--- flow/run.sh ---
#!/bin/bash
# the make line also repeats each setting of config.mk as NAME=value (left out here)
make -C /OpenROAD-flow-scripts/flow DESIGN_CONFIG=/design/flow/config.mk WORK_HOME=/design/flow/orfs CLKGATE_MAP_FILE= finish
--- flow/config.mk ---
export PLATFORM = sky130hd
export DESIGN_NAME = axi_timer_counter_top
export DESIGN_NICKNAME = axi_timer_counter_top
export VERILOG_FILES = /design/flow/design.v
export SDC_FILE = /design/flow/constraint.sdc
export NUM_CORES = 4
export LEC_CHECK = 0
export CAP_MARGIN = 5
export CORE_MARGIN = 2
export CORE_UTILIZATION = 72
export CTS_CLUSTER_DIAMETER = 363
export CTS_CLUSTER_SIZE = 17
export PLACE_DENSITY = 0.65
export SETUP_SLACK_MARGIN = 0.74
export SLEW_MARGIN = 20
--- flow/constraint.sdc ---
create_clock -name core_clock -period 2.59 [get_ports {clk}]
set_input_delay 0.5180 -clock core_clock [delete_from_list [all_inputs] [get_ports {clk}]]
set_output_delay 0.5180 -clock core_clock [all_outputs]
set_load 0.01 [all_outputs]
--- flow/design.v ---
module axi_timer #(
  parameter AXI_ADDR_BW_p = 12     
) (
  input logic  clk,
  input logic  rst_n,
  input logic [AXI_ADDR_BW_p-1:0] i_axi_awaddr,
  input logic  i_axi_awvalid,
  input logic [31:0] i_axi_wdata,
  input logic i_axi_wvalid,
  input logic i_axi_bready,
  input logic [AXI_ADDR_BW_p-1:0] i_axi_araddr,
  input logic i_axi_arvalid,
  input logic i_axi_rready,
  output logic o_axi_awready,
  output logic o_axi_wready,
  output logic [1:0] o_axi_bresp,
  output logic o_axi_bvalid,
  output logic o_axi_arready,
  output logic [31:0] o_axi_rdata,
  output logic [1:0] o_axi_rresp,
  output logic o_axi_rvalid,
  output logic o_cnt0_en,
  output logic o_cnt0_reload,
  output logic o_cnt0_count_up,
  output logic [31:0] o_cnt0_load_value,
  output logic [31:0] o_cnt0_compare_value,
  input  logic [31:0] i_cnt0_value,
  output logic o_cnt1_en,
  output logic o_cnt1_reload,
  output logic o_cnt1_count_up,
  output logic o_cnt1_src,
  output logic [31:0] o_cnt1_load_value,
  output logic [31:0] o_cnt1_compare_value,
  input  logic [31:0] i_cnt1_value
);
  localparam logic [1:0] RESP_OKAY   = 2'b00;
  localparam logic [1:0] RESP_EXOKAY = 2'b01;
  localparam logic [1:0] RESP_SLVERR = 2'b10;
  localparam logic [1:0] RESP_DECERR = 2'b11;
  logic s_cnt0_en;
  logic s_cnt0_reload;
  logic s_cnt0_count_up;
  logic [31:0] s_cnt0_load_value;
  logic [31:0] s_cnt0_compare_value;
  logic s_cnt1_en;
  logic s_cnt1_reload;
  logic s_cnt1_count_up;
  logic s_cnt1_src;
  logic [31:0] s_cnt1_load_value;
  logic [31:0] s_cnt1_compare_value;
  assign o_cnt0_en = s_cnt0_en;
  assign o_cnt0_reload = s_cnt0_reload;
  assign o_cnt0_count_up = s_cnt0_count_up;
  assign o_cnt0_load_value = s_cnt0_load_value;
  assign o_cnt0_compare_value = s_cnt0_compare_value;
  assign o_cnt1_en = s_cnt1_en;
  assign o_cnt1_reload = s_cnt1_reload;
  assign o_cnt1_count_up = s_cnt1_count_up;
  assign o_cnt1_src = s_cnt1_src;
  assign o_cnt1_load_value = s_cnt1_load_value;
  assign o_cnt1_compare_value = s_cnt1_compare_value;
  logic [1:0]  c_axi_wresp;
  logic [3:0]  c_axi_wstrb;
  logic [31:0] c_axi_wdata;
  logic s_axi_wdata_buf_used;
  logic [31:0] s_axi_wdata_buf;
  logic [3:0]  s_axi_wstrb_buf;
  logic [1:0]  s_axi_bresp;
  logic [AXI_ADDR_BW_p-1:0] s_axi_awaddr_buf;
  logic [AXI_ADDR_BW_p-1:0] c_axi_awaddr;
  logic s_axi_awaddr_buf_used;
  logic s_axi_awvalid;
  logic s_axi_wvalid;
  logic s_axi_bvalid;
  logic s_axi_awready;
  logic s_axi_wready;
  logic s_awaddr_done;
  logic [AXI_ADDR_BW_p-1:0] s_axi_awaddr;
  assign o_axi_awready = !s_axi_awaddr_buf_used & s_axi_awvalid;
  assign o_axi_wready  = !s_axi_wdata_buf_used & s_axi_wvalid;
  logic write_response_stalled;
  logic valid_write_address;
  logic valid_write_data;
  assign write_response_stalled = o_axi_bvalid & ~i_axi_bready;
  assign valid_write_address = s_axi_awaddr_buf_used | (i_axi_awvalid & o_axi_awready);
  assign valid_write_data = s_axi_wdata_buf_used | (i_axi_wvalid & o_axi_wready);
  always_ff @(posedge clk) begin
    if (!rst_n) begin
      s_axi_awvalid <= 1'b0;
      s_axi_awaddr_buf_used <= 1'b0;
    end else begin
      s_axi_awvalid <= 1'b1;
      if (i_axi_awvalid && o_axi_awready && (write_response_stalled || !valid_write_data)) begin
        s_axi_awaddr_buf <= i_axi_awaddr;
        s_axi_awaddr_buf_used <= 1'b1;
      end else if (s_axi_awaddr_buf_used && valid_write_data && (!o_axi_bvalid || i_axi_bready)) begin
        s_axi_awaddr_buf_used <= 1'b0;
      end
    end
  end
  always_ff @(posedge clk) begin
    if (!rst_n) begin
      s_axi_wdata_buf_used <= 1'b0;
      s_axi_wvalid <= 1'b0;
    end else begin
      s_axi_wvalid <= 1'b1;
      if (i_axi_wvalid && o_axi_wready && (write_response_stalled || !valid_write_address)) begin
        s_axi_wdata_buf <= i_axi_wdata;
        s_axi_wdata_buf_used <= 1'b1;
      end else if (s_axi_wdata_buf_used && valid_write_address && (!o_axi_bvalid || i_axi_bready)) begin
        s_axi_wdata_buf_used <= 1'b0;
      end
    end
  end
  assign c_axi_awaddr = s_axi_awaddr_buf_used ? s_axi_awaddr_buf : i_axi_awaddr;
  assign c_axi_wdata  = s_axi_wdata_buf_used  ? s_axi_wdata_buf : i_axi_wdata;
  always_ff @(posedge clk) begin
    if (!rst_n) begin
      s_axi_bvalid <= 1'b0;
      s_cnt0_en <= 1'b0;
      s_cnt0_reload <= 1'b0;
      s_cnt0_count_up <= 1'b0;
      s_cnt0_load_value <= '0;
      s_cnt0_compare_value <= '0;
      s_cnt1_en <= 1'b0;
      s_cnt1_reload <= 1'b0;
      s_cnt1_count_up <= 1'b0;
      s_cnt1_src <= 1'b0;
      s_cnt1_load_value <= '0;
      s_cnt1_compare_value <= '0;
    end else begin
      if (valid_write_address && valid_write_data && (!o_axi_bvalid || i_axi_bready)) begin
        s_axi_bresp <= RESP_OKAY;
        s_axi_bvalid <= 1'b1;
        case (c_axi_awaddr[AXI_ADDR_BW_p-1:2])
          'd0 : begin
            s_cnt0_en <= c_axi_wdata[0];
            s_cnt0_reload <= c_axi_wdata[1];
            s_cnt0_count_up <= c_axi_wdata[2];
          end
          'd1 : begin
            s_cnt0_load_value <= c_axi_wdata;
          end
          'd2 : begin
            s_cnt0_compare_value <= c_axi_wdata;
          end
          'd4 : begin
            s_cnt1_en <= c_axi_wdata[0];
            s_cnt1_reload <= c_axi_wdata[1];
            s_cnt1_count_up <= c_axi_wdata[2];
            s_cnt1_src <= c_axi_wdata[3]; 
          end
          'd5 : begin
            s_cnt1_load_value <= c_axi_wdata;
          end
          'd6 : begin
            s_cnt1_compare_value <= c_axi_wdata;
          end
          default: begin
            s_axi_bresp <= RESP_SLVERR;
          end
        endcase
      end else if (o_axi_bvalid && i_axi_bready && !(valid_write_address && valid_write_data)) begin
        s_axi_bvalid <= 1'b0;
      end
    end
  end
  assign o_axi_bresp = s_axi_bresp;
  assign o_axi_bvalid = s_axi_bvalid;
  logic s_axi_rvalid;
  logic [31:0] s_axi_rdata;
  logic [1:0] s_axi_rresp;
  logic s_axi_arready;
  logic [AXI_ADDR_BW_p-1:0] s_araddr_buf;
  logic s_araddr_buf_used;
  logic [AXI_ADDR_BW_p-1:0] c_axi_araddr;
  always_ff @(posedge clk) begin
    if (!rst_n) begin
      s_araddr_buf_used <= 1'b0;
      s_axi_arready <= 1'b0;
    end else begin
      s_axi_arready <= 1'b1;
      if (i_axi_arvalid && o_axi_arready && o_axi_rvalid && !i_axi_rready) begin
        s_araddr_buf <= i_axi_araddr;
        s_araddr_buf_used <= 1'b1;
      end 
      else if (s_araddr_buf_used && (!o_axi_rvalid || i_axi_rready)) begin
        s_araddr_buf_used <= 1'b0;
      end
    end
  end
  assign c_axi_araddr = s_araddr_buf_used ? s_araddr_buf : i_axi_araddr;
  assign o_axi_arready = !s_araddr_buf_used & s_axi_arready;
  always_ff @(posedge clk) begin
    if (!rst_n) begin
      s_axi_rvalid <= 1'b0;
    end else begin
      if ((s_araddr_buf_used || (i_axi_arvalid && o_axi_arready)) && (!o_axi_rvalid || i_axi_rready)) begin
        s_axi_rresp <= RESP_OKAY;
        s_axi_rvalid <= 1'b1;
        s_axi_rdata <= '0;
        case (c_axi_araddr[AXI_ADDR_BW_p-1:2])
          'd0 : begin
            s_axi_rdata[0] <= s_cnt0_en;
            s_axi_rdata[1] <= s_cnt0_reload;
            s_axi_rdata[2] <= s_cnt0_count_up;
          end
          'd1 : begin
            s_axi_rdata <= s_cnt0_load_value;
          end
          'd2 : begin
            s_axi_rdata <= s_cnt0_compare_value;
          end
          'd3 : begin
            s_axi_rdata <= i_cnt0_value;
          end
          'd4 : begin
            s_axi_rdata[0] <= s_cnt1_en;
            s_axi_rdata[1] <= s_cnt1_reload; 
            s_axi_rdata[2] <= s_cnt1_count_up;
            s_axi_rdata[3] <= s_cnt1_src; 
          end
          'd5 : begin
            s_axi_rdata <= s_cnt1_load_value;
          end
          'd6 : begin
            s_axi_rdata <= s_cnt1_compare_value;
          end
          'd7 : begin
            s_axi_rdata <= i_cnt1_value;
          end
          default: begin
            s_axi_rdata <= 32'hdeaddead;
            s_axi_rresp <= RESP_SLVERR;
          end
        endcase
      end else if (o_axi_rvalid && i_axi_rready && !s_araddr_buf_used && !(i_axi_arvalid && o_axi_arready)) begin
        s_axi_rvalid <= 1'b0;
      end
    end
  end
  assign o_axi_rdata = s_axi_rdata;
  assign o_axi_rresp = s_axi_rresp;
  assign o_axi_rvalid = s_axi_rvalid;
endmodule
module timer_counter (
  input logic clk,
  input logic rst_n,
  input logic i_cnt0_en,
  input logic i_cnt0_reload,
  input logic i_cnt0_count_up,
  input logic [31:0] i_cnt0_load_value,
  input logic [31:0] i_cnt0_compare_value,
  input logic i_cnt1_en,
  input logic i_cnt1_reload,
  input logic i_cnt1_count_up,
  input logic i_cnt1_src,
  input logic [31:0] i_cnt1_load_value,
  input logic [31:0] i_cnt1_compare_value,
  output logic [31:0] o_cnt0_value,
  output logic [31:0] o_cnt1_value,
  output logic o_cnt0_done,
  output logic o_cnt1_done
);
  logic [31:0] s_cnt0_value;
  logic s_cnt0_done;
  logic [31:0] s_cnt1_value;
  logic s_cnt1_done;
  assign o_cnt0_done = s_cnt0_done & i_cnt0_en;
  assign o_cnt1_done = s_cnt1_done & i_cnt1_en; 
  assign o_cnt0_value = s_cnt0_value;
  assign o_cnt1_value = s_cnt1_value;
  always_ff @(posedge clk) begin
    if (!rst_n) begin
      s_cnt0_done <= 1'b0;
      s_cnt0_value <= '0;
    end else begin
      s_cnt0_done <= 1'b0;
      if (i_cnt0_en) begin
        if (i_cnt0_count_up) begin
          s_cnt0_value <= s_cnt0_value + 1;
        end else begin
          s_cnt0_value <= s_cnt0_value - 1;
        end
        if (s_cnt0_value == i_cnt0_compare_value) begin
          s_cnt0_done <= 1'b1;
          if (i_cnt0_reload) begin
            s_cnt0_value <= i_cnt0_load_value;
          end
        end
      end else begin
        s_cnt0_value <= i_cnt0_load_value;
      end
    end
  end
  always_ff @(posedge clk) begin
    if (!rst_n) begin
      s_cnt1_done <= 1'b0;
      s_cnt1_value <= '0;
    end else begin
      s_cnt1_done <= 1'b0;
      if (i_cnt1_en) begin
        if (!i_cnt1_src || (i_cnt1_src && s_cnt0_done)) begin
          if (i_cnt1_count_up) begin
            s_cnt1_value <= s_cnt1_value + 1;
          end else begin
            s_cnt1_value <= s_cnt1_value - 1;
          end
        end
        if (s_cnt1_value == i_cnt1_compare_value) begin
          s_cnt1_done <= 1'b1;
          if (i_cnt1_reload) begin
            s_cnt1_value <= i_cnt1_load_value;
          end
        end
      end else begin
        s_cnt1_value <= i_cnt1_load_value;
      end
    end
  end
endmodule
module axi_timer_counter_top #(
  parameter AXI_ADDR_BW_p = 12     
) (
  input logic  clk,
  input logic  rst_n,
  input logic [AXI_ADDR_BW_p-1:0] i_axi_awaddr,
  input logic  i_axi_awvalid,
  input logic [31:0] i_axi_wdata,
  input logic i_axi_wvalid,
  input logic i_axi_bready,
  input logic [AXI_ADDR_BW_p-1:0] i_axi_araddr,
  input logic i_axi_arvalid,
  input logic i_axi_rready,
  output logic o_axi_awready,
  output logic o_axi_wready,
  output logic [1:0] o_axi_bresp,
  output logic o_axi_bvalid,
  output logic o_axi_arready,
  output logic [31:0] o_axi_rdata,
  output logic [1:0] o_axi_rresp,
  output logic o_axi_rvalid,
  output logic o_cnt0_done,
  output logic o_cnt1_done
);
  logic s_cnt0_en;
  logic s_cnt0_reload;
  logic s_cnt0_count_up;
  logic [31:0] s_cnt0_load_value;
  logic [31:0] s_cnt0_compare_value;
  logic [31:0] s_cnt0_value;
  logic s_cnt1_en;
  logic s_cnt1_reload;
  logic s_cnt1_count_up;
  logic s_cnt1_src;
  logic [31:0] s_cnt1_load_value;
  logic [31:0] s_cnt1_compare_value;
  logic [31:0] s_cnt1_value;
  axi_timer #(
    .AXI_ADDR_BW_p ( AXI_ADDR_BW_p )
  ) axi_timer_inst (
    .clk                  ( clk                   ),
    .rst_n                ( rst_n                 ),
    .i_axi_awaddr         ( i_axi_awaddr          ),
    .i_axi_awvalid        ( i_axi_awvalid         ),
    .i_axi_wdata          ( i_axi_wdata           ),
    .i_axi_wvalid         ( i_axi_wvalid          ),
    .i_axi_bready         ( i_axi_bready          ),
    .i_axi_araddr         ( i_axi_araddr          ),
    .i_axi_arvalid        ( i_axi_arvalid         ),
    .i_axi_rready         ( i_axi_rready          ),
    .o_axi_awready        ( o_axi_awready         ),
    .o_axi_wready         ( o_axi_wready          ),
    .o_axi_bresp          ( o_axi_bresp           ),
    .o_axi_bvalid         ( o_axi_bvalid          ),
    .o_axi_arready        ( o_axi_arready         ),
    .o_axi_rdata          ( o_axi_rdata           ),
    .o_axi_rresp          ( o_axi_rresp           ),
    .o_axi_rvalid         ( o_axi_rvalid          ),
    .o_cnt0_en            ( s_cnt0_en             ),
    .o_cnt0_reload        ( s_cnt0_reload         ),
    .o_cnt0_count_up      ( s_cnt0_count_up       ),
    .o_cnt0_load_value    ( s_cnt0_load_value     ),
    .o_cnt0_compare_value ( s_cnt0_compare_value  ),
    .i_cnt0_value         ( s_cnt0_value          ),
    .o_cnt1_en            ( s_cnt1_en             ),
    .o_cnt1_reload        ( s_cnt1_reload         ),
    .o_cnt1_count_up      ( s_cnt1_count_up       ),
    .o_cnt1_src           ( s_cnt1_src            ),
    .o_cnt1_load_value    ( s_cnt1_load_value     ),
    .o_cnt1_compare_value ( s_cnt1_compare_value  ),
    .i_cnt1_value         ( s_cnt1_value          )
  );
  timer_counter timer_counter_inst (
    .clk                  ( clk                   ),
    .rst_n                ( rst_n                 ),
    .i_cnt0_en            ( s_cnt0_en             ),
    .i_cnt0_reload        ( s_cnt0_reload         ),
    .i_cnt0_count_up      ( s_cnt0_count_up       ),
    .i_cnt0_load_value    ( s_cnt0_load_value     ),
    .i_cnt0_compare_value ( s_cnt0_compare_value  ),
    .o_cnt0_value         ( s_cnt0_value          ),
    .i_cnt1_en            ( s_cnt1_en             ),
    .i_cnt1_reload        ( s_cnt1_reload         ),
    .i_cnt1_count_up      ( s_cnt1_count_up       ),
    .i_cnt1_src           ( s_cnt1_src            ),
    .i_cnt1_load_value    ( s_cnt1_load_value     ),
    .i_cnt1_compare_value ( s_cnt1_compare_value  ),
    .o_cnt1_value         ( s_cnt1_value          ),
    .o_cnt0_done          ( o_cnt0_done           ),
    .o_cnt1_done          ( o_cnt1_done           )
  );
endmodule
==> job_summary.md, run 1 <==
### Metrics collected by this job

| Metric | Value |
|---|---|
| Synth Register Bits | `293` |
| Initial Util | `73.32%` |
| Yosys synthesis chip area | `15360 µm²` |
| Die span in y | `150.1 µm` |
| Core box area | `about 21000 µm²` |
| Dpl hpwl | `38780 µm` |
| Area fraction in compound gates | `around a quarter` |
| I/O pins | `106` |
| IO buf count | `between 90 and 100` |
| Setup WS pre-CTS | `-0.4327 ns` |
| Chip area | `between 20000 and 25000 µm²` |
| Failed at | `clock tree synthesis (4_1_cts)` |
| Run status | `stopped before the end` |
| Mux frac, synth | `3.998%` |
| Top non-seq family | `AND-OR/OR-AND gates` |
| Top-area cell share | `26.97%` |
| Core Rows | `53` |
| Commonest flop | `dfxtp_1` |
| Distinct cells, synth | `78` |
| EDFF count, synth | `86` |
| Post-Syn Area | `15360 µm²` |
| Most frequent cell after synthesis | `nor2_1` |
| Most instantiated cells after synthesis | `nor2_1 (219), dfxtp_1 (207), a211oi_1 (142)` |
| Simple-Gate Area Share | `a little over an eighth` |
| Post-Place Cell Area | `18730 µm²` |
| Area leader, netlist | `dfxtp_1` |
| Synth Area in XOR/XNOR | `under 10%` |
| FFs w/ async S/R, synth | `0%` |
| Die X | `150.1 µm` |
| # Cells Yosys | `1627` |
| Post-Syn Instances | `1627` |
| Routability congestion estimate | `around 1.0` |
| Adder share | `~5.1%` |
| Top cells by area | `dfxtp_1 (27%), edfxtp_1 (17%), a211oi_1 (6.9%)` |
| Syn avg cell area | `9.444 µm²` |
| Post-synth seq share | `43.78%` |
| Synthesis Warnings | `2` |
| First error | `[ERROR DPL-0038] Utilization greater than 100%, impossible to legalize` |
==> metrics by stage <==
step	TNS, ns	std cells	total power (W)
detailed placement	-18.08	2115	0.005303
global placement	-9.945	2115	0.005285
floorplan	-9.732	1628	0.005079
==> run 2: changes to the inputs <==
- ABC_AREA: unset -> 1
- CAP_MARGIN: 5 -> 20
- CELL_PAD_IN_SITES_DETAIL_PLACEMENT: unset -> 1
- CELL_PAD_IN_SITES_GLOBAL_PLACEMENT: unset -> 2
- CORE_ASPECT_RATIO: unset -> 0.54
- CORE_MARGIN: 2 -> 9
- CORE_UTILIZATION: 72 -> 19
- CTS_CLUSTER_DIAMETER: 363 -> unset
- CTS_CLUSTER_SIZE: 17 -> 46
- GPL_ROUTABILITY_DRIVEN: unset -> 1
- MAX_ROUTING_LAYER: unset -> met4
- PLACE_DENSITY: 0.65 -> unset
- PLACE_DENSITY_LB_ADDON: unset -> 0.08
- SETUP_SLACK_MARGIN: 0.74 -> 1.71
- SLEW_MARGIN: 20 -> 5
- TNS_END_PERCENT: unset -> 10
- clock period: 2.59 -> 5.8 ns (I/O delays scaled with it)
==> run 2 against run 1 <==
  * Now clean on timing, DRC and antenna
  * Synthesized cell count is 58% higher
  * Synthesized area up 14%
  * Die size went up to 4.6 times the previous value
==> job_summary.md, run 2 <==
### Flow metrics

| Metric | Value |
|---|---|
| Delay-heaviest family, CP | `simple AND/OR/NAND/NOR gates` |
| RR Endpoint | `timer_counter_inst.s_cnt1_value[30]` |
| Total GRT Usage | `between 10% and 20%` |
| Distinct cells, synth | `54 (-31%)` |
| Arrival time worst endpoint | `4.07 ns` |
| Critical path capture point | `timer_counter_inst.s_cnt1_value[30]` |
| Sequential power share | `44.8%` |
| Commonest flop | `dfxtp_1` |
| Grt ovf | `0` |
| WP data required | `between 6 and 7 ns` |
| Clock group | `0.00237 W` |
| Wire per inst | `about 22 µm` |
| EDFF count, synth | `86 (unchanged)` |
| Top-area cell share | `23.64% (-3.3 points)` |
| Final setup violation count | `0` |
| Synth Register Bits | `293 (unchanged)` |
| Reg2Reg Setup Slack | `2.13 ns` |
| Vias in the first global route | `17280` |
| Root Buffer | `clkbuf_16` |
| Area fraction in compound gates | `16.07% (-7.9 points)` |
| Via count | `17140` |
| Levels on crit path | `13` |
| Dpl hpwl | `67090 µm (+73%)` |
| RSZ-0062 raised after global routing | `false` |
| Internal | `0.003591 W` |
| Yosys synthesis chip area | `17530 µm² (+14%)` |
| Comb. pwr | `between 0.0002 and 0.0003 W` |
| Cell mode on critical path | `nand2_1` |
| Clk slew on worst S/H paths | `0.07 ns` |
| Hold Crit Class | `register to register` |
| CP peak stage delay | `0.57 ns` |
| Post-Syn Area | `17530 µm² (+14%)` |
| Dpl cells | `3818 (+81%)` |
| Clock Skew | `0.02122 ns` |
| Core box area | `91010 µm² (+330%)` |
| Crit end category | `register` |
| Die span in y | `241.2 µm (+61%)` |
| Top non-seq family | `simple AND/OR/NAND/NOR gates` |
| Most instantiated cells after synthesis | `nand2_1 (706), inv_1 (346), a21oi_1 (264)` |
| Max rail drop VDD | `0.1500 mV` |
| Source of the worst register-to-register timing path | `axi_timer_inst.s_cnt1_count_up` |
| Chip area | `104100 µm² (+360%)` |
| Nets@finish | `2778` |
| DRT Wirelength | `84430 µm` |
| Most frequent cell after synthesis | `nand2_1` |
| PD cells | `225.3 nW/µm²` |
| Seq. pwr | `0.00213 W` |
| Top power group | `clock` |
| Drt pass-1 iters | `5` |
| Max cap viols | `0` |
| H-Tree Depth | `2` |
| Core Rows | `81 (+53%)` |
| Routability congestion estimate | `0.8262 (-18%)` |
| Hold Path Stages | `2` |
| DR iter-0 viols | `905` |
| Non-filler cells, final | `3883` |
| Worst-case reg-to-reg path depth | `13` |
| Worst hold start | `axi_timer_inst.s_cnt1_load_value[24]` |
| Post-synth seq share | `38.37% (-5.4 points)` |
| Syn-to-layout area delta | `20.25%` |
| Combinational Power Share | `under 10%` |
| Max FO, Critical Path | `19` |
| # Cells Yosys | `2569 (+58%)` |
| Tcrit/Tclk final | `about 63%` |
| Post-Syn Instances | `2569 (+58%)` |
| Final slew viol count | `0` |
| Static leakage | `8.915 nW` |
| Period minus WS final | `3.674 ns` |
| NetSw | `0.001159 W` |
| Via/cell ratio | `4.413` |
| Hold Path Sink | `timer_counter_inst.s_cnt1_value[24]` |
| Top cells by area | `dfxtp_1 (24%), nand2_1 (15%), edfxtp_1 (15%)` |
| Critical path class | `register to register` |
| Area leader, netlist | `dfxtp_1` |
| Initial Util | `19.26% (-54 points)` |
| Slew HR | `27.31%` |
| CTS tree | `yes` |
| Adder share | `4.510% (-0.64 points)` |
| CP Launch Point | `axi_timer_inst.s_cnt1_count_up` |
| Fillcell total | `around 11000` |
| CTS Hold Bufs | `0` |
| FFs w/ async S/R, synth | `0% (unchanged)` |
| OpenROAD warnings | `30` |
| Synthesis Warnings | `2 (unchanged)` |
| Syn avg cell area | `6.824 µm² (-28%)` |
| CTS buffer count | `34` |
| CTS max path bufs | `3` |
| IO buf count | `99 (unchanged)` |
| Die X | `431.4 µm (+190%)` |
| ANT nets after route | `0` |
| Total clock sinks | `293` |
| # DRC | `0` |
| Count of final hold-check violations | `0` |
| Mux frac, synth | `0.7422% (-3.3 points)` |
| Crit path buf inv count | `3` |
| Clock power frac | `49.9%` |
| I/O pins | `106 (unchanged)` |
| F_max | `272.2 MHz` |
| Switching Fraction | `about a quarter` |
| Simple-Gate Area Share | `26.91% (+13 points)` |
| Global-route wire length before repair | `between 100000 and 150000 µm` |
| Largest net degree at the start of global routing | `around 84` |
| Crit path cell chain | `inv_1 -> buf_4 -> ha_1 -> nand2_1 -> nor2_1 -> inv_1 -> nor3_1 -> and2_1 -> nand2_1 -> nand3_1 -> nand3_1 -> nand2_1 -> a21oi_1` |
| Worst Max-Slew Pin Slew | `between 1 and 1.5 ns` |
| Initial antenna violation count | `4` |
| Post-CTS Setup Bufs | `0` |
| Run status | `complete, no violations` |
| Clk latency late pin | `0.55 ns` |
| Post-cts sizing count | `0` |
| Setup TNS Final | `0 ns` |
| Synth Area in XOR/XNOR | `3.197% (-3.0 points)` |
| Max stage delay cell, worst path | `nor3_1` |
| CP Launch Type | `register` |
-- run 2: final cells by class --
type,instances,area (µm²),share of cell area [%]
diodes,2,5.005,0.02374
clock buffers,48,964.7,4.576
well taps,1203,1505,7.139
clock inverters,13,196.4,0.9317
multi-input cells,1830,9062,42.99
inverters,357,1340,6.356
flip-flops and latches,293,6728,31.91
repair buffers,137,1281,6.077
-- run 2: routing by layer --
metal / up-vias / track usage [%] / wire length (µm)
met2: 246 / 21.31 / 31180
met3: 59 / 2.309 / 3032
li1: 8517 / - / -
met1: 8315 / 25.94 / 49340
met4: 0 / 1.862 / 886
met5: - / - / 0
-- run 2: stage by stage --
stage	utilization (%)	hold slack, ns	total power, W	setup slack [ns]	instance area [µm²]
after floorplan	-	0.4362	0.002283	2.258	17540
after global placement	21.86	0.4617	0.002427	1.754	19890
after detailed placement	21.86	0.4696	0.002429	1.695	19890
after CTS	23.14	0.4791	0.004832	2.176	21060
after global routing	23.16	0.5065	0.004926	1.844	21080
final	23.17	0.4706	0.004750	2.126	21080
==> run 3: changes to the inputs <==
- ABC_AREA: 1 -> 0
- CELL_PAD_IN_SITES_DETAIL_PLACEMENT: 1 -> 0
- CELL_PAD_IN_SITES_GLOBAL_PLACEMENT: 2 -> 1
- CORE_ASPECT_RATIO: 0.54 -> unset
- CORE_MARGIN: 9 -> 2
- CORE_UTILIZATION: 19 -> 55
- CTS_CLUSTER_SIZE: 46 -> 54
- GPL_ROUTABILITY_DRIVEN: 1 -> 0
- HOLD_SLACK_MARGIN: unset -> 0.3
- MAX_ROUTING_LAYER: met4 -> met5
- SETUP_SLACK_MARGIN: 1.71 -> unset
- TNS_END_PERCENT: 10 -> 85
- clock period: 5.8 -> 2.85 ns (I/O delays scaled with it)
==> run 3 against run 2 <==
  * The layout now fails its checks (negative setup slack)
  * Fmax rose by 24%
  * Clock skew fell by 0.012 ns
  * Largest cell class unchanged
  * Synthesized cell count fell by 37%
  * Via count fell by 19%
  * Sequential cell count did not move
  * Clock-buffer cell count rose by 1
  * Die size fell by 72%
  * Synthesized area fell by 12%
  * Cell count fell by 43%
  * Worst setup slack got worse by 2.2 ns
  * Sequential power rose by 100%
  * Clock power rose by 65%
==> job_summary.md, run 3 <==
### Flow metrics

| Metric | Value |
|---|---|
| Die X | `171.1 µm (-60%)` |
| Hold Crit Class | `register to register` |
| RSZ-0062 raised after global routing | `true` |
| Critical path class | `register to register` |
| Grt ovf | `0 (unchanged)` |
| Adder share | `5.147% (+0.64 points)` |
| Synth Area in XOR/XNOR | `6.213% (+3.0 points)` |
| Seq. pwr | `0.00432 W (+100%)` |
| Top-area cell share | `26.97% (+3.3 points)` |
| PD cells | `438.9 nW/µm² (+95%)` |
| Levels on crit path | `12 (-1)` |
| Largest net degree at the start of global routing | `83 (-1.2%)` |
| Vias in the first global route | `13460 (-22%)` |
| WP data required | `3.28 ns (-2.92 ns)` |
| DR iter-0 viols | `1364 (+51%)` |
| Yosys synthesis chip area | `15360 µm² (-12%)` |
| F_max | `337.7 MHz (+24%)` |
| Hold Path Sink | `timer_counter_inst.s_cnt0_value[29]` |
| Final setup violation count | `13 (+13)` |
| Nets@finish | `1945 (-30%)` |
| Worst Max-Slew Pin Slew | `0.6878 ns (-0.3995 ns)` |
| Hold Path Stages | `2 (unchanged)` |
| Wire per inst | `21.87 µm (+0.59%)` |
| Area leader, netlist | `dfxtp_1` |
| Top cells by area | `dfxtp_1 (27%), edfxtp_1 (17%), a211oi_1 (6.9%)` |
| CTS max path bufs | `3 (unchanged)` |
| Post-Syn Area | `15360 µm² (-12%)` |
| Slew HR | `54.15% (+27 points)` |
| Setup TNS Final | `-0.5271 ns (-0.5271 ns)` |
| Total power | `0.008595 W (+81%)` |
| CP Launch Point | `axi_timer_inst.s_cnt1_count_up` |
| FFs w/ async S/R, synth | `0% (unchanged)` |
| Syn avg cell area | `9.444 µm² (+38%)` |
| Sequential power share | `50.3% (+5.5 points)` |
| Switching Fraction | `21.84% (-2.6 points)` |
| Initial Util | `55.61% (+36 points)` |
| Diodes inserted | `0 (-2)` |
| Setup WS pre-CTS | `-0.2601 ns (-1.956 ns)` |
| Mux frac, synth | `3.998% (+3.3 points)` |
| Drt pass-1 iters | `9 (+4)` |
| Die span in y | `171.1 µm (-29%)` |
| Run status | `complete, but fails checks` |
| Count of final hold-check violations | `0 (unchanged)` |
| DRT Wirelength | `48580 µm (-42%)` |
| Initial antenna violation count | `0 (-4)` |
| Synthesis Warnings | `2 (unchanged)` |
| Top power group | `sequential cells` |
| Synth Register Bits | `293 (unchanged)` |
| Clk slew on worst S/H paths | `0.06 ns (about the same)` |
| Most frequent cell after synthesis | `nor2_1` |
| Crit path cell chain | `clkinvlp_4 -> buf_12 -> ha_4 -> nor2b_4 -> o21a_1 -> o21a_1 -> o31a_1 -> o21a_1 -> o2111ai_2 -> nor3b_2 -> o311a_1 -> nor3_2` |
| Clk latency late pin | `0.56 ns (about the same)` |
| OpenROAD warnings | `33 (+10%)` |
| Dpl cells | `2149 (-44%)` |
| IO buf count | `99 (unchanged)` |
| Clock Skew | `0.008974 ns (-0.01225 ns)` |
| Area fraction in compound gates | `23.93% (+7.9 points)` |
| CTS tree | `yes` |
| Core Rows | `61 (-25%)` |
| ANT nets after route | `0 (unchanged)` |
| Delay-heaviest family, CP | `AND-OR/OR-AND gates` |
| Max FO, Critical Path | `5 (-14)` |
| Core box area | `27630 µm² (-70%)` |
| Most instantiated cells after synthesis | `nor2_1 (219), dfxtp_1 (207), a211oi_1 (142)` |
| Simple-Gate Area Share | `13.71% (-13 points)` |
| Internal | `0.006718 W (+87%)` |
| # DRC | `0 (unchanged)` |
| CTS Hold Bufs | `0 (unchanged)` |
| Top non-seq family | `AND-OR/OR-AND gates` |
| Post-synth seq share | `43.78% (+5.4 points)` |
| Global-route wire length before repair | `75450 µm (-38%)` |
| Cell mode on critical path | `o21a_1` |
| Source of the worst register-to-register timing path | `axi_timer_inst.s_cnt1_count_up` |
| H-Tree Depth | `1 (-1)` |
| Critical path capture point | `timer_counter_inst.s_cnt1_value[14]` |
| Post-Syn Instances | `1627 (-37%)` |
| Hold slack | `0.4832 ns (+0.01255 ns)` |
| Static leakage | `7.598 nW (-15%)` |
| Min setup slack post-route | `-0.1113 ns (-2.238 ns)` |
| Tcrit/Tclk final | `103.9% (+41 points)` |
| # Cells Yosys | `1627 (-37%)` |
| Final slew viol count | `0 (unchanged)` |
| Comb. pwr | `0.000374 W (+48%)` |
| Arrival time worst endpoint | `3.39 ns (-0.68 ns)` |
| Clock group | `0.00390 W (+65%)` |
| Root Buffer | `clkbuf_16` |
| Non-filler cells, final | `2221 (-43%)` |
| Worst hold start | `axi_timer_inst.s_cnt0_load_value[29]` |
| Chip area | `29290 µm² (-72%)` |
| Max cap viols | `0 (unchanged)` |
| Combinational Power Share | `4.4% (-0.9 points)` |
| Clock power frac | `45.3% (-4.6 points)` |
| Total clock sinks | `293 (unchanged)` |
| RR Endpoint | `timer_counter_inst.s_cnt1_value[14]` |
| Reg2Reg Setup Slack | `-0.11 ns (-2.24 ns)` |
| Dpl hpwl | `34460 µm (-49%)` |
| Fillcell total | `2158 (-81%)` |
| EDFF count, synth | `86 (unchanged)` |
| I/O pins | `106 (unchanged)` |
| Syn-to-layout area delta | `27.46%` |
| Commonest flop | `dfxtp_1` |
| Max rail drop VDD | `0.5732 mV (+280%)` |
| Crit end category | `register` |
| Via count | `13880 (-19%)` |
| Period minus WS final | `2.961 ns (-0.7125 ns)` |
| Crit path buf inv count | `2 (-1)` |
| CTS buffer count | `31 (-8.8%)` |
| Total GRT Usage | `33.04% (+17 points)` |
| Max stage delay cell, worst path | `o31a_1` |
| Layout check faults | `negative setup slack` |
| Distinct cells, synth | `78 (+44%)` |
| NetSw | `0.001877 W (+62%)` |
| Worst-case reg-to-reg path depth | `12 (-1)` |
| Via/cell ratio | `6.251 (+42%)` |
| CP peak stage delay | `0.38 ns (-0.19 ns)` |
| CP Launch Type | `register` |
==> run 3: per-layer routing <==
metal | vias up | track usage (%) | share of wire, %
met3 | 138 | 6.431 | 7.8
met2 | 577 | 53.44 | 46
met5 | - | 0 | 0
li1 | 6523 | - | -
met1 | 6646 | 44.32 | 42
met4 | 0 | 11.35 | 3.8
==> run 3: repair_timing <==
item | 4_1_cts | 5_1_grt
resized | 26 | 59
pin swaps | 18 | 52
setup buffers | 4 | 13
setup endpoints to repair | 19 | 35
==> run 3: layout make-up <==
| class | instances | area [µm²] | area share (%) |
|---|---|---|---|
| clock buffers | 49 | 904.6 | 4.619 |
| clock inverters | 7 | 60.06 | 0.3067 |
| inverters | 21 | 91.34 | 0.4664 |
| multi-input cells | 1211 | 8752 | 44.69 |
| flip-flops and latches | 293 | 6733 | 34.38 |
| well taps | 378 | 473.0 | 2.415 |
| repair buffers | 262 | 2570 | 13.12 |
==> run 3: per-stage QoR <==
| stage | util (%) | instance area, µm² |
|---|---|---|
| after floorplan | - | 15510 |
| after global placement | 65.41 | 18070 |
| after detailed placement | 65.41 | 18070 |
| after CTS | 69.55 | 19220 |
| after global routing | 70.88 | 19580 |
| final | 70.88 | 19580 |
==> run 4: changes to the inputs <==
- ABC_AREA: 0 -> 1
- CELL_PAD_IN_SITES_DETAIL_PLACEMENT: 0 -> unset
- CELL_PAD_IN_SITES_GLOBAL_PLACEMENT: 1 -> unset
- CORE_UTILIZATION: 55 -> 68
- CTS_CLUSTER_SIZE: 54 -> unset
- GPL_ROUTABILITY_DRIVEN: 0 -> unset
- HOLD_SLACK_MARGIN: 0.3 -> unset
- MAX_ROUTING_LAYER: met5 -> unset
- PLACE_DENSITY_LB_ADDON: 0.08 -> unset
- SLEW_MARGIN: 5 -> 20
- TNS_END_PERCENT: 85 -> unset
- clock period: 2.85 -> 5.91 ns (I/O delays scaled with it)
==> run 4 against run 3 <==
  * Largest power group unchanged
  * Critical path depth fell by 2
  * Combinational power shrank 38%
  * Wire length increased by 16%
  * The run now finishes clean
  * Clock skew increased by 0.026 ns
  * Global-route usage up 8.6 points
  * Worst hold slack lost 0.017 ns
  * Synthesized area increased by 14%
  * Critical path type is now input pin to register
  * Die size fell by 7.5%
==> job_summary.md, run 4 <==
### Flow metrics

| Metric | Value |
|---|---|
| Reg2Reg Setup Slack | `2.38 ns (+2.49 ns)` |
| Synth Register Bits | `293 (unchanged)` |
| Via/cell ratio | `6.054 (-3.2%)` |
| Setup TNS Final | `0 ns (+0.5271 ns)` |
| RR Endpoint | `timer_counter_inst.s_cnt1_value[22]` |
| Total GRT Usage | `41.64% (+8.6 points)` |
| Hold Path Sink | `timer_counter_inst.s_cnt1_value[29]` |
| Post-Syn Instances | `2569 (+58%)` |
| # Cells Yosys | `2569 (+58%)` |
| Final setup violation count | `0 (-13)` |
| GR Util met1 | `53.09% (+8.8 points)` |
| Non-filler cells, final | `2985 (+34%)` |
| Total clock sinks | `293 (unchanged)` |
| Total power | `0.004235 W (-51%)` |
| Period minus WS final | `3.621 ns` |
| H-Tree Depth | `1 (unchanged)` |
| Hold Crit Class | `register to register` |
| Critical path class | `input pin to register` |
| Nets@finish | `2756 (+42%)` |
| Setup WS pre-CTS | `1.835 ns (+2.095 ns)` |
| Synthesis Warnings | `2 (unchanged)` |
| Drt pass-1 iters | `8 (-1)` |
| Clk slew on worst S/H paths | `0.06 ns (about the same)` |
| Post-synth seq share | `38.37% (-5.4 points)` |
| Min setup slack post-route | `2.289 ns (+2.401 ns)` |
| Crit path cell chain | `clkdlybuf4s50_1 -> nor3b_2 -> nor2_1 -> nor2_4 -> buf_4 -> inv_2 -> nor3_4 -> buf_4 -> nor2_1 -> a211oi_1` |
| Simple-Gate Area Share | `26.91% (+13 points)` |
| Seq. pwr | `0.00209 W (-52%)` |
| Wire per inst | `18.95 µm (-13%)` |
| Via count | `18070 (+30%)` |
| Grt ovf | `0 (unchanged)` |
| Initial Util | `69.42% (+14 points)` |
| CTS Hold Bufs | `0 (unchanged)` |
| Sequential power share | `49.3% (-1.0 points)` |
| Yosys synthesis chip area | `17530 µm² (+14%)` |
| Post-Syn Area | `17530 µm² (+14%)` |
| Mux frac, synth | `0.7422% (-3.3 points)` |
| Slew HR | `17.07% (-37 points)` |
| Routability congestion estimate | `0.9939` |
| Commonest flop | `dfxtp_1` |
| Top cells by area | `dfxtp_1 (24%), nand2_1 (15%), edfxtp_1 (15%)` |
| Crit path buf inv count | `4 (+2)` |
| WP data required | `6.37 ns (+3.09 ns)` |
| # DRC | `0 (unchanged)` |
| EDFF count, synth | `86 (unchanged)` |
| Max FO, Critical Path | `34 (+29)` |
| Switching Fraction | `23.23% (+1.4 points)` |
| Critical path capture point | `axi_timer_inst.s_cnt1_load_value[18]` |
| Source of the worst register-to-register timing path | `axi_timer_inst.s_cnt1_count_up` |
| RSZ-0062 raised after global routing | `false` |
| Dpl hpwl | `40870 µm (+19%)` |
| FFs w/ async S/R, synth | `0% (unchanged)` |
| Initial antenna violation count | `0 (unchanged)` |
| Comb. pwr | `0.000231 W (-38%)` |
| Syn avg cell area | `6.824 µm² (-28%)` |
| CP Launch Point | `i_axi_wvalid` |
| DRT Wirelength | `56580 µm (+16%)` |
| CTS max path bufs | `3 (unchanged)` |
| Met2 global-route usage | `68.58% (+15 points)` |
| CTS buffer count | `30 (-3.2%)` |
| Most instantiated cells after synthesis | `nand2_1 (706), inv_1 (346), a21oi_1 (264)` |
| Static leakage | `8.776 nW (+16%)` |
| Tcrit/Tclk final | `61.26% (-43 points)` |
| Post-cts sizing count | `0 (-100%)` |
| Die span in y | `164.6 µm (-3.8%)` |
| Die X | `164.6 µm (-3.8%)` |
| Arrival time worst endpoint | `4.08 ns (+0.69 ns)` |
| Max rail drop VDD | `0.2691 mV (-53%)` |
| F_max | `276.2 MHz` |
| Grt met3 use | `7.157% (+0.73 points)` |
| Clock Skew | `0.03491 ns (+0.02593 ns)` |
| Top-area cell share | `23.64% (-3.3 points)` |
| Crit end category | `register` |
| ANT nets after route | `0 (unchanged)` |
| Internal | `0.003251 W (-52%)` |
| Max stage delay cell, worst path | `nor3_4` |
| Syn-to-layout area delta | `12.43%` |
| CP peak stage delay | `0.68 ns (+0.30 ns)` |
| Gr busiest metal | `met2` |
| Area fraction in compound gates | `16.07% (-7.9 points)` |
| Count of final hold-check violations | `0 (unchanged)` |
| Clock power frac | `45.2% (about the same)` |
| Core box area | `25250 µm² (-8.6%)` |
| Run status | `complete, no violations` |
| Final slew viol count | `0 (unchanged)` |
| NetSw | `0.0009838 W (-48%)` |
| OpenROAD warnings | `34 (+3.0%)` |
| Global-route wire length before repair | `87860 µm (+16%)` |
| Adder share | `4.510% (-0.64 points)` |
| Levels on crit path | `10 (-2)` |
| Top power group | `sequential cells` |
| Dpl cells | `2926 (+36%)` |
| IO buf count | `99 (unchanged)` |
| Area leader, netlist | `dfxtp_1` |
| PD cells | `214.8 nW/µm² (-51%)` |
| Delay-heaviest family, CP | `buffers and inverters` |
| Vias in the first global route | `16890 (+26%)` |
| Most frequent cell after synthesis | `nand2_1` |
| Chip area | `27080 µm² (-7.5%)` |
| Core Rows | `58 (-4.9%)` |
| Largest net degree at the start of global routing | `125 (+51%)` |
| Clk latency late pin | `0.58 ns (+0.02 ns)` |
| Synth Area in XOR/XNOR | `3.197% (-3.0 points)` |
| Clock group | `0.00192 W (-51%)` |
| CTS tree | `yes` |
| DR iter-0 viols | `2406 (+76%)` |
| Hold Path Stages | `2 (unchanged)` |
| Root Buffer | `clkbuf_16` |
| Hold slack | `0.4657 ns (-0.01750 ns)` |
| Worst Max-Slew Pin Slew | `1.231 ns (+0.5431 ns)` |
| Top non-seq family | `simple AND/OR/NAND/NOR gates` |
| Worst-case reg-to-reg path depth | `12 (unchanged)` |
| Worst hold start | `axi_timer_inst.s_cnt1_load_value[29]` |
| Post-CTS Setup Bufs | `0 (-4)` |
| Combinational Power Share | `5.4% (+1.0 points)` |
| I/O pins | `106 (unchanged)` |
| CP Launch Type | `input pin` |
| Distinct cells, synth | `54 (-31%)` |
| Diodes inserted | `0 (unchanged)` |
| Max cap viols | `0 (unchanged)` |
==> run 4: cell type report <==
class / instances / area, µm²
multi-input cells: 1830 / 9069
well taps: 330 / 412.9
fillers: 1835 / 5544
flip-flops and latches: 293 / 6728
repair buffers: 119 / 1170
inverters: 357 / 1340
clock buffers: 50 / 949.7
clock inverters: 6 / 41.29
==> run 4: layer usage <==
metal | share of wire, % | up-vias
met5 | 0 | -
met4 | 5.4 | 0
met3 | 12 | 235
met2 | 46 | 1175
met1 | 37 | 8174
li1 | - | 8487
==> run 4: per-stage QoR <==
stage / util (%) / area (µm²)
floorplan: - / 17540
global placement: 73.86 / 18650
detailed placement: 73.91 / 18670
CTS: 77.83 / 19660
global route: 78.05 / 19710
finish: 78.05 / 19710
==> run 5: changes to the inputs <==
- ABC_AREA: 1 -> unset
- CELL_PAD_IN_SITES_DETAIL_PLACEMENT: unset -> 2
- CORE_ASPECT_RATIO: unset -> 1.49
- CORE_UTILIZATION: 68 -> 70
- MAX_ROUTING_LAYER: unset -> met4
- SLEW_MARGIN: 20 -> 25
- clock period: 5.91 -> 5.0 ns (I/O delays scaled with it)
==> run 5 against run 4 <==
  * The flow now stops in detailed placement (3_5_place_dp)
  * Synthesized cell count down 37%
  * Synthesized area down 12%
  * Die size down 14%
==> job_summary.md, run 5 <==
### Metrics collected by this job

| Metric | Value |
|---|---|
| Run status | `stopped before the end` |
| IO buf count | `99 (unchanged)` |
| Simple-Gate Area Share | `13.71% (-13 points)` |
| Synth Area in XOR/XNOR | `6.213% (+3.0 points)` |
| EDFF count, synth | `86 (unchanged)` |
| Distinct cells, synth | `78 (+44%)` |
| Area fraction in compound gates | `23.93% (+7.9 points)` |
| Die X | `125.4 µm (-24%)` |
| Mux frac, synth | `3.998% (+3.3 points)` |
| Post-Syn Area | `15360 µm² (-12%)` |
| Top cells by area | `dfxtp_1 (27%), edfxtp_1 (17%), a211oi_1 (6.9%)` |
| Yosys synthesis chip area | `15360 µm² (-12%)` |
| Initial Util | `70.75% (+1.3 points)` |
| First error | `[ERROR DPL-0033] detailed placement checks failed during check placement.` |
| FFs w/ async S/R, synth | `0% (unchanged)` |
| Post-Syn Instances | `1627 (-37%)` |
| Die span in y | `184.8 µm (+12%)` |
| Routability congestion estimate | `0.9524 (-4.2%)` |
| Most instantiated cells after synthesis | `nor2_1 (219), dfxtp_1 (207), a211oi_1 (142)` |
| Chip area | `23170 µm² (-14%)` |
| Top non-seq family | `AND-OR/OR-AND gates` |
| Most frequent cell after synthesis | `nor2_1` |
| Core box area | `21720 µm² (-14%)` |
| Synthesis Warnings | `2 (unchanged)` |
| Post-synth seq share | `43.78% (+5.4 points)` |
| Synth Register Bits | `293 (unchanged)` |
| # Cells Yosys | `1627 (-37%)` |
| Top-area cell share | `26.97% (+3.3 points)` |
| Failed at | `detailed placement (3_5_place_dp)` |
| Syn avg cell area | `9.444 µm² (+38%)` |
| Area leader, netlist | `dfxtp_1` |
| Adder share | `5.147% (+0.64 points)` |
| Core Rows | `66 (+14%)` |
| I/O pins | `106 (unchanged)` |
| Commonest flop | `dfxtp_1` |
[run 5: per-stage QoR]
stage          std cells  setup WS, ns  hold slack (ns)
3_3_place_gp        1922         1.236           0.4749
2_1_floorplan       1628        0.8068           0.4479
==> run 6: changes to the inputs <==
- ABC_AREA: unset -> 0
- CELL_PAD_IN_SITES_DETAIL_PLACEMENT: 2 -> 0
- CELL_PAD_IN_SITES_GLOBAL_PLACEMENT: unset -> 0
- CORE_ASPECT_RATIO: 1.49 -> unset
- CORE_UTILIZATION: 70 -> 72
- CTS_CLUSTER_SIZE: unset -> 72
- GPL_ROUTABILITY_DRIVEN: unset -> 0
- HOLD_SLACK_MARGIN: unset -> -0.09
- MAX_ROUTING_LAYER: met4 -> met5
- PLACE_DENSITY_LB_ADDON: unset -> 0.04
- SETUP_SLACK_MARGIN: unset -> -0.1
- TNS_END_PERCENT: unset -> 85
- clock period: 5.0 -> 2.41 ns (I/O delays scaled with it)
==> run 6 against run 5 <==
  * The flow stops in clock tree synthesis (4_1_cts)
  * Synthesized area unchanged
  * Die size decreased by 2.8%
  * Synthesized cell count unchanged
==> job_summary.md, run 6 <==
### Metrics collected by this job

| Metric | Value |
|---|---|
| I/O pins | `106 (unchanged)` |
| # Cells Yosys | `1627 (unchanged)` |
| Synth Register Bits | `293 (unchanged)` |
| Commonest flop | `dfxtp_1` |
| Chip area | `22520 µm² (-2.8%)` |
| Top cells by area | `dfxtp_1 (27%), edfxtp_1 (17%), a211oi_1 (6.9%)` |
| Synth Area in XOR/XNOR | `6.213% (unchanged)` |
| Core Rows | `53 (-20%)` |
| Run status | `stopped before the end` |
| Mux frac, synth | `3.998% (unchanged)` |
| Core box area | `20960 µm² (-3.5%)` |
| Failed at | `clock tree synthesis (4_1_cts)` |
| Most instantiated cells after synthesis | `nor2_1 (219), dfxtp_1 (207), a211oi_1 (142)` |
| Top-area cell share | `26.97% (unchanged)` |
| EDFF count, synth | `86 (unchanged)` |
| Most frequent cell after synthesis | `nor2_1` |
| Adder share | `5.147% (unchanged)` |
| First error | `[ERROR DPL-0033] detailed placement checks failed during check placement.` |
| Top non-seq family | `AND-OR/OR-AND gates` |
| Initial Util | `73.32% (+2.6 points)` |
| FFs w/ async S/R, synth | `0% (unchanged)` |
| Dpl hpwl | `38940 µm` |
| Area leader, netlist | `dfxtp_1` |
| Die span in y | `150.1 µm (-19%)` |
| Area fraction in compound gates | `23.93% (unchanged)` |
| Yosys synthesis chip area | `15360 µm² (unchanged)` |
| Simple-Gate Area Share | `13.71% (unchanged)` |
| Synthesis Warnings | `2 (unchanged)` |
| Distinct cells, synth | `78 (unchanged)` |
| Post-synth seq share | `43.78% (unchanged)` |
| Syn avg cell area | `9.444 µm² (unchanged)` |
| Post-Syn Area | `15360 µm² (unchanged)` |
| Die X | `150.1 µm (+20%)` |
| Post-Syn Instances | `1627 (unchanged)` |
| IO buf count | `99 (unchanged)` |
[run 6: metrics by stage]
stage	std cells	cell area [µm²]	worst slack, ns
after floorplan	1628	15530	-0.6833
after global placement	2165	18800	-0.5536
after detailed placement	2165	18800	-0.6325
==> run 7: changes to the inputs <==
- ABC_AREA: 0 -> unset
- CELL_PAD_IN_SITES_DETAIL_PLACEMENT: 0 -> unset
- CELL_PAD_IN_SITES_GLOBAL_PLACEMENT: 0 -> unset
- CORE_UTILIZATION: 72 -> 70
- CTS_CLUSTER_SIZE: 72 -> 31
- GPL_ROUTABILITY_DRIVEN: 0 -> unset
- HOLD_SLACK_MARGIN: -0.09 -> unset
- MAX_ROUTING_LAYER: met5 -> unset
- PLACE_DENSITY_LB_ADDON: 0.04 -> unset
- SETUP_SLACK_MARGIN: -0.1 -> 0.42
- SLEW_MARGIN: 25 -> 20
- TNS_END_PERCENT: 85 -> unset
- clock period: 2.41 -> 3.0 ns (I/O delays scaled with it)
==> run 7 against run 6 <==
  * The layout now fails its checks (negative setup slack)
  * Synthesized area unchanged
  * Die size increased by 2.8%
  * Synthesized cell count unchanged
==> job_summary.md, run 7 <==
### Flow metrics

| Metric | Value |
|---|---|
| Cell mode on critical path | `nand3_1` |
| Die span in y | `152.2 µm (+1.4%)` |
| Levels on crit path | `7` |
| Arrival time worst endpoint | `about 3.5 ns` |
| Min setup slack post-route | `-0.2209 ns` |
| Worst Max-Slew Pin Slew | `1.072 ns` |
| Hold Path Sink | `timer_counter_inst.s_cnt0_value[29]` |
| Worst hold start | `axi_timer_inst.s_cnt0_load_value[29]` |
| Internal | `0.006319 W` |
| Post-Syn Area | `15360 µm² (unchanged)` |
| Via count | `between 15000 and 20000` |
| Critical path capture point | `axi_timer_inst.s_axi_rdata[3]` |
| Dpl hpwl | `34320 µm (-12%)` |
| CTS max path bufs | `3` |
| Reg2Reg Setup Slack | `-0.22 ns` |
| CP Launch Point | `axi_timer_inst.s_araddr_buf_used` |
| Post-Syn Instances | `1627 (unchanged)` |
| Final slew viol count | `0` |
| I/O pins | `106 (unchanged)` |
| Period minus WS final | `3.221 ns` |
| Area fraction in compound gates | `23.93% (unchanged)` |
| # Cells Yosys | `1627 (unchanged)` |
| Nets@finish | `1934` |
| Slew HR | `28.52%` |
| Initial Util | `70.84% (-2.5 points)` |
| H-Tree Depth | `1` |
| Combinational Power Share | `4.7%` |
| Count of final hold-check violations | `0` |
| Comb. pwr | `0.000385 W` |
| Post-synth seq share | `43.78% (unchanged)` |
| Chip area | `23150 µm² (+2.8%)` |
| Clk slew on worst S/H paths | `0.06 ns` |
| CTS tree | `yes` |
| Via/cell ratio | `7.683` |
| WP data required | `3.25 ns` |
| Mux frac, synth | `3.998% (unchanged)` |
| FFs w/ async S/R, synth | `0% (unchanged)` |
| Seq. pwr | `0.00411 W` |
| ANT nets after route | `0` |
| NetSw | `roughly 0.0019 W` |
| Core box area | `21690 µm² (+3.5%)` |
| PD cells | `412.4 nW/µm²` |
| Delay-heaviest family, CP | `AND-OR/OR-AND gates` |
| Max cap viols | `0` |
| Core Rows | `54 (+1.9%)` |
| Syn-to-layout area delta | `29.68%` |
| F_max | `310.5 MHz` |
| Layout check faults | `negative setup slack` |
| Drt pass-1 iters | `13` |
| OpenROAD warnings | `35` |
| Switching Fraction | `a little under a quarter` |
| Most instantiated cells after synthesis | `nor2_1 (219), dfxtp_1 (207), a211oi_1 (142)` |
| Sequential power share | `50.0%` |
| Adder share | `5.147% (unchanged)` |
| Max rail drop VDD | `around 0.46 mV` |
| Vias in the first global route | `15110` |
| DR iter-0 viols | `2801` |
| RR Endpoint | `axi_timer_inst.s_axi_rdata[3]` |
| Top-area cell share | `26.97% (unchanged)` |
| Yosys synthesis chip area | `15360 µm² (unchanged)` |
| Synthesis Warnings | `2 (unchanged)` |
| Dpl cells | `2007 (-7.3%)` |
| Global-route wire length before repair | `approximately 85000 µm` |
| Final setup violation count | `28` |
| Root Buffer | `clkbuf_16` |
| Max FO, Critical Path | `32` |
| Top power group | `sequential cells` |
| Non-filler cells, final | `2113` |
| Grt ovf | `0` |
| Run status | `complete, but fails checks` |
| Crit path cell chain | `mux2_2 -> nand3_1 -> nor2_2 -> buf_12 -> a22o_1 -> a221oi_1 -> nand3_1` |
| Most frequent cell after synthesis | `nor2_1` |
| Top non-seq family | `AND-OR/OR-AND gates` |
| Commonest flop | `dfxtp_1` |
| Hold Path Stages | `2` |
| IO buf count | `99 (unchanged)` |
| DRT Wirelength | `~63000 µm` |
| CP Launch Type | `register` |
| Top cells by area | `dfxtp_1 (27%), edfxtp_1 (17%), a211oi_1 (6.9%)` |
| Distinct cells, synth | `78 (unchanged)` |
| Crit path buf inv count | `1` |
| Clock power frac | `45.3%` |
| Clock group | `roughly 0.0037 W` |
| CTS buffer count | `30` |
| Crit end category | `register` |
| RSZ-0062 raised after global routing | `true` |
| Routability congestion estimate | `a little under 1` |
| CP peak stage delay | `0.84 ns` |
| Worst-case reg-to-reg path depth | `7` |
| EDFF count, synth | `86 (unchanged)` |
| Critical path class | `register to register` |
| Source of the worst register-to-register timing path | `axi_timer_inst.s_araddr_buf_used` |
| Area leader, netlist | `dfxtp_1` |
| Clock Skew | `0.02128 ns` |
| Static leakage | `about 7.7 nW` |
| Die X | `152.2 µm (+1.4%)` |
| Total clock sinks | `slightly below 300` |
| # DRC | `0` |
| Hold slack | `between 0.5 and 0.6 ns` |
| Syn avg cell area | `9.444 µm² (unchanged)` |
| Synth Area in XOR/XNOR | `6.213% (unchanged)` |
| Clk latency late pin | `about 0.6 ns` |
| Hold Crit Class | `register to register` |
| Total GRT Usage | `46.37%` |
| Fillcell total | `784` |
| Wire per inst | `29.81 µm` |
| Largest net degree at the start of global routing | `84` |
| Max stage delay cell, worst path | `a221oi_1` |
| Tcrit/Tclk final | `107.4%` |
| Synth Register Bits | `293 (unchanged)` |
| Initial antenna violation count | `2` |
| Simple-Gate Area Share | `13.71% (unchanged)` |
==> run 7: metrics by stage <==
step / total power [W] / util [%] / instance area (µm²) / setup slack [ns] / TNS (ns)
floorplan: 0.004358 / - / 15540 / -0.09334 / -0.2476
global placement: 0.004533 / 80.79 / 17520 / -0.01873 / -0.01873
detailed placement: 0.004542 / 80.79 / 17520 / -0.05490 / -0.1769
CTS: 0.008082 / 89.39 / 19390 / 0.06187 / 0
global route: 0.008310 / 91.86 / 19920 / -0.4378 / -5.511
finish: 0.008218 / 91.87 / 19930 / -0.2209 / -2.239
==> run 7: layout make-up <==
type / instances / area, µm² / share of cell area [%]
multi-input combinational: 1212 / 9273 / 46.54
inverter: 21 / 88.84 / 0.4458
tap: 280 / 350.3 / 1.758
sequential: 293 / 6738 / 33.81
clock buffer: 45 / 867.1 / 4.352
antenna: 1 / 2.502 / 0.01256
clock inverter: 10 / 86.33 / 0.4333
timing repair buffer: 251 / 2520 / 12.65
==> run 7: repair_timing <==
item / CTS / global route
gates resized: 104 / 74
setup buffers: 25 / 21
hold buffers: 0 / 0
cloned: 3 / 1
endpoints found under the setup margin: 39 / 74
pin swaps: 61 / 65
==> run 7: layer usage <==
metal / part of all wire, % / vias to the layer above / track usage [%]
met5: 0.17 / - / 0
met1: 32 / 7422 / 56.90
met4: 9.8 / 6 / 27.95
met2: 42 / 1734 / 74.13
li1: - / 6483 / -
met3: 15 / 590 / 11.66
==> run 8: changes to the inputs <==
- ABC_AREA: unset -> 0
- CELL_PAD_IN_SITES_DETAIL_PLACEMENT: unset -> 0
- CELL_PAD_IN_SITES_GLOBAL_PLACEMENT: unset -> 0
- CORE_UTILIZATION: 70 -> 72
- CTS_CLUSTER_SIZE: 31 -> 36
- GPL_ROUTABILITY_DRIVEN: unset -> 0
- HOLD_SLACK_MARGIN: unset -> 0.3
- MAX_ROUTING_LAYER: unset -> met5
- PLACE_DENSITY_LB_ADDON: unset -> 0.04
- SETUP_SLACK_MARGIN: 0.42 -> 0.29
- SLEW_MARGIN: 20 -> 40
- TNS_END_PERCENT: unset -> 85
- clock period: 3.0 -> 2.45 ns (I/O delays scaled with it)
==> run 8 against run 7 <==
  * The run now fails in clock tree synthesis (4_1_cts)
  * Die size decreased by 2.7%
  * Synthesized area unchanged
  * Synthesized cell count did not move
==> job_summary.md, run 8 <==
### Metrics collected by this job

| Metric | Value |
|---|---|
| First error | `[ERROR DPL-0038] Utilization greater than 100%, impossible to legalize` |
| Simple-Gate Area Share | `13.71% (unchanged)` |
| Die X | `150.1 µm (-1.4%)` |
| Run status | `stopped before the end` |
| Commonest flop | `dfxtp_1` |
| Post-synth seq share | `43.78% (unchanged)` |
| FFs w/ async S/R, synth | `0% (unchanged)` |
| Adder share | `5.147% (unchanged)` |
| Post-Syn Area | `15360 µm² (unchanged)` |
| Most instantiated cells after synthesis | `nor2_1 (219), dfxtp_1 (207), a211oi_1 (142)` |
| Die span in y | `150.1 µm (-1.4%)` |
| Initial Util | `73.32% (+2.5 points)` |
| Distinct cells, synth | `78 (unchanged)` |
| Setup WS pre-CTS | `-0.6449 ns (-0.5900 ns)` |
| Post-Syn Instances | `1627 (unchanged)` |
| Core box area | `20960 µm² (-3.4%)` |
| IO buf count | `99 (unchanged)` |
| Core Rows | `53 (-1.9%)` |
| Synth Area in XOR/XNOR | `6.213% (unchanged)` |
| Chip area | `22520 µm² (-2.7%)` |
| Dpl hpwl | `38590 µm (+12%)` |
| Failed at | `clock tree synthesis (4_1_cts)` |
| I/O pins | `106 (unchanged)` |
| Syn avg cell area | `9.444 µm² (unchanged)` |
| Top non-seq family | `AND-OR/OR-AND gates` |
| Most frequent cell after synthesis | `nor2_1` |
| Synthesis Warnings | `2 (unchanged)` |
| Area fraction in compound gates | `23.93% (unchanged)` |
| EDFF count, synth | `86 (unchanged)` |
| Synth Register Bits | `293 (unchanged)` |
| # Cells Yosys | `1627 (unchanged)` |
| Top-area cell share | `26.97% (unchanged)` |
| Top cells by area | `dfxtp_1 (27%), edfxtp_1 (17%), a211oi_1 (6.9%)` |
| Mux frac, synth | `3.998% (unchanged)` |
| Area leader, netlist | `dfxtp_1` |
| Yosys synthesis chip area | `15360 µm² (unchanged)` |
run 8: metrics by stage:
step                utilization [%]  total power (W)  cells  area (µm²)  hold WS, ns
detailed placement            89.48         0.005601   2147       18750       0.4919
global placement              89.48         0.005580   2147       18750       0.4735
floorplan                         -         0.005348   1628       15660       0.4416
==> run 9: changes to the inputs <==
- ABC_AREA: 0 -> unset
- CELL_PAD_IN_SITES_DETAIL_PLACEMENT: 0 -> unset
- CELL_PAD_IN_SITES_GLOBAL_PLACEMENT: 0 -> unset
- CORE_UTILIZATION: 72 -> 31
- CTS_CLUSTER_SIZE: 36 -> unset
- GPL_ROUTABILITY_DRIVEN: 0 -> unset
- HOLD_SLACK_MARGIN: 0.3 -> unset
- MAX_ROUTING_LAYER: met5 -> unset
- PLACE_DENSITY_LB_ADDON: 0.04 -> unset
- SETUP_SLACK_MARGIN: 0.29 -> unset
- SLEW_MARGIN: 40 -> 20
- TNS_END_PERCENT: 85 -> unset
- clock period: 2.45 -> 6.01 ns (I/O delays scaled with it)
==> run 9 against run 8 <==
  * The run now finishes clean
  * Die size is 130% higher
  * Synthesized area stayed put
  * Synthesized cell count stayed put
==> job_summary.md, run 9 <==
### Flow metrics

| Metric | Value |
|---|---|
| ANT nets after route | `0` |
| Synth Register Bits | `293 (unchanged)` |
| Worst Max-Slew Pin Slew | `1.086 ns` |
| DRT Wirelength | `49690 µm` |
| Top non-seq family | `AND-OR/OR-AND gates` |
| Critical path capture point | `timer_counter_inst.s_cnt0_value[30]` |
| Final slew viol count | `0` |
| Delay-heaviest family, CP | `AND-OR/OR-AND gates` |
| Max stage delay cell, worst path | `a211oi_1` |
| Clock Skew | `approximately 0.018 ns` |
| Worst-case reg-to-reg path depth | `11` |
| Slew HR | `a little over a quarter` |
| NetSw | `0.0009393 W` |
| Comb. pwr | `0.000171 W` |
| Distinct cells, synth | `78 (unchanged)` |
| CTS buffer count | `31` |
| # DRC | `0` |
| Die span in y | `226.6 µm (+51%)` |
| Tcrit/Tclk final | `between 60 and 70%` |
| RSZ-0062 raised after global routing | `false` |
| FFs w/ async S/R, synth | `0% (unchanged)` |
| Internal | `0.003194 W` |
| Synthesis Warnings | `2 (unchanged)` |
| Switching Fraction | `22.73%` |
| Via count | `13150` |
| CTS tree | `yes` |
| CTS max path bufs | `3` |
| Diodes inserted | `0` |
| RR Endpoint | `timer_counter_inst.s_cnt0_value[30]` |
| CP Launch Point | `axi_timer_inst.s_cnt0_count_up` |
| Setup TNS Final | `0 ns` |
| WP data required | `6.49 ns` |
| Arrival time worst endpoint | `between 4 and 5 ns` |
| Final core utilization | `about 37%` |
| CP peak stage delay | `about 0.58 ns` |
| Hold Crit Class | `register to register` |
| PD cells | `228.9 nW/µm²` |
| Syn-to-layout area delta | `17.49%` |
| Hold Path Sink | `timer_counter_inst.s_cnt0_value[26]` |
| Nets@finish | `1804` |
| Grt ovf | `0` |
| Max cap viols | `0` |
| CTS Hold Bufs | `0` |
| Wire per inst | `20.98 µm` |
| Period minus WS final | `4.007 ns` |
| Worst hold start | `axi_timer_inst.s_cnt0_load_value[26]` |
| Critical path class | `register to register` |
| F_max | `249.6 MHz` |
| Via/cell ratio | `5.552` |
| Die X | `226.6 µm (+51%)` |
| Mux frac, synth | `3.998% (unchanged)` |
| Vias in the first global route | `12910` |
| Crit end category | `register` |
| Simple-Gate Area Share | `13.71% (unchanged)` |
| Top-area cell share | `26.97% (unchanged)` |
| Drt pass-1 iters | `8` |
| Post-cts sizing count | `0` |
| Levels on crit path | `11` |
| I/O pins | `106 (unchanged)` |
| Syn avg cell area | `9.444 µm² (unchanged)` |
| Max FO, Critical Path | `13` |
| Post-route cell area | `18050 µm²` |
| Most instantiated cells after synthesis | `nor2_1 (219), dfxtp_1 (207), a211oi_1 (142)` |
| Largest net degree at the start of global routing | `103` |
| EDFF count, synth | `86 (unchanged)` |
| Clock group | `0.00191 W` |
| Run status | `complete, no violations` |
| Static leakage | `6.685 nW` |
| Source of the worst register-to-register timing path | `axi_timer_inst.s_cnt0_count_up` |
| Commonest flop | `dfxtp_1` |
| OpenROAD warnings | `32` |
| IO buf count | `99 (unchanged)` |
| Crit path cell chain | `inv_1 -> ha_1 -> nor2b_1 -> o31a_1 -> o31ai_1 -> o211ai_1 -> a211oi_1 -> o31ai_1 -> o21ai_0 -> mux2i_1 -> o211ai_1` |
| Reg2Reg Setup Slack | `2.00 ns` |
| Post-CTS Setup Bufs | `0` |
| Post-Syn Area | `15360 µm² (unchanged)` |
| Post-Place Cell Area | `17050 µm² (-9.1%)` |
| Seq. pwr | `0.00205 W` |
| Area leader, netlist | `dfxtp_1` |
| Clock power frac | `a little under half` |
| Chip area | `51360 µm² (+130%)` |
| Yosys synthesis chip area | `15360 µm² (unchanged)` |
| Top power group | `sequential cells` |
| Root Buffer | `clkbuf_16` |
| Most frequent cell after synthesis | `nor2_1` |
| Total clock sinks | `293` |
| Adder share | `5.147% (unchanged)` |
| Hold slack | `around 0.49 ns` |
| DR iter-0 viols | `approximately 1300` |
| Combinational Power Share | `4.1%` |
| Clk slew on worst S/H paths | `0.06 ns` |
| Sequential power share | `49.6%` |
| Max rail drop VDD | `0.1880 mV` |
| Core box area | `48950 µm² (+130%)` |
| # Cells Yosys | `1627 (unchanged)` |
| Total GRT Usage | `19.33%` |
| Crit path buf inv count | `1` |
| Initial Util | `31.39% (-42 points)` |
| Routability congestion estimate | `0.9072` |
| Initial antenna violation count | `0` |
| Final setup violation count | `0` |
| Synth Area in XOR/XNOR | `6.213% (unchanged)` |
| Dpl hpwl | `34390 µm (-11%)` |
| Top cells by area | `dfxtp_1 (27%), edfxtp_1 (17%), a211oi_1 (6.9%)` |
| Area fraction in compound gates | `23.93% (unchanged)` |
| Count of final hold-check violations | `0` |
| CP Launch Type | `register` |
| Hold Path Stages | `2` |
| Clk latency late pin | `0.60 ns` |
| Post-synth seq share | `43.78% (unchanged)` |
| Post-Syn Instances | `1627 (unchanged)` |
| Global-route wire length before repair | `~77000 µm` |
| Core Rows | `81 (+53%)` |
| H-Tree Depth | `1` |
[run 9: layout make-up]
class	count	area, µm²
clock buffer	38	802.0
clock inverter	20	193.9
fill	4927	30900
inverter	21	81.33
multi-input combinational	1211	8248
sequential	293	6728
tap	664	830.8
timing repair buffer	121	1169
[run 9: routing by layer]
metal  wire length (µm)  vias to the layer above  GRT usage [%]
li1                   -                     6237              -
met1              21490                     6383          25.23
met2              23500                      440          32.45
met3               2868                       88          2.216
met4               1836                        0          7.852
met5                  0                        -              0
[run 9: metrics by stage]
| stage | power, W | std cells | setup slack (ns) |
|---|---|---|---|
| after global routing | 0.004264 | 2368 | 1.797 |
| after CTS | 0.004174 | 2368 | 2.058 |
| after global placement | 0.002263 | 2310 | 1.891 |
| final | 0.004133 | 2368 | 2.004 |
| after floorplan | 0.002175 | 1628 | 0.5687 |
| after detailed placement | 0.002266 | 2310 | 1.839 |
Power and IR drop assume default switching activity.
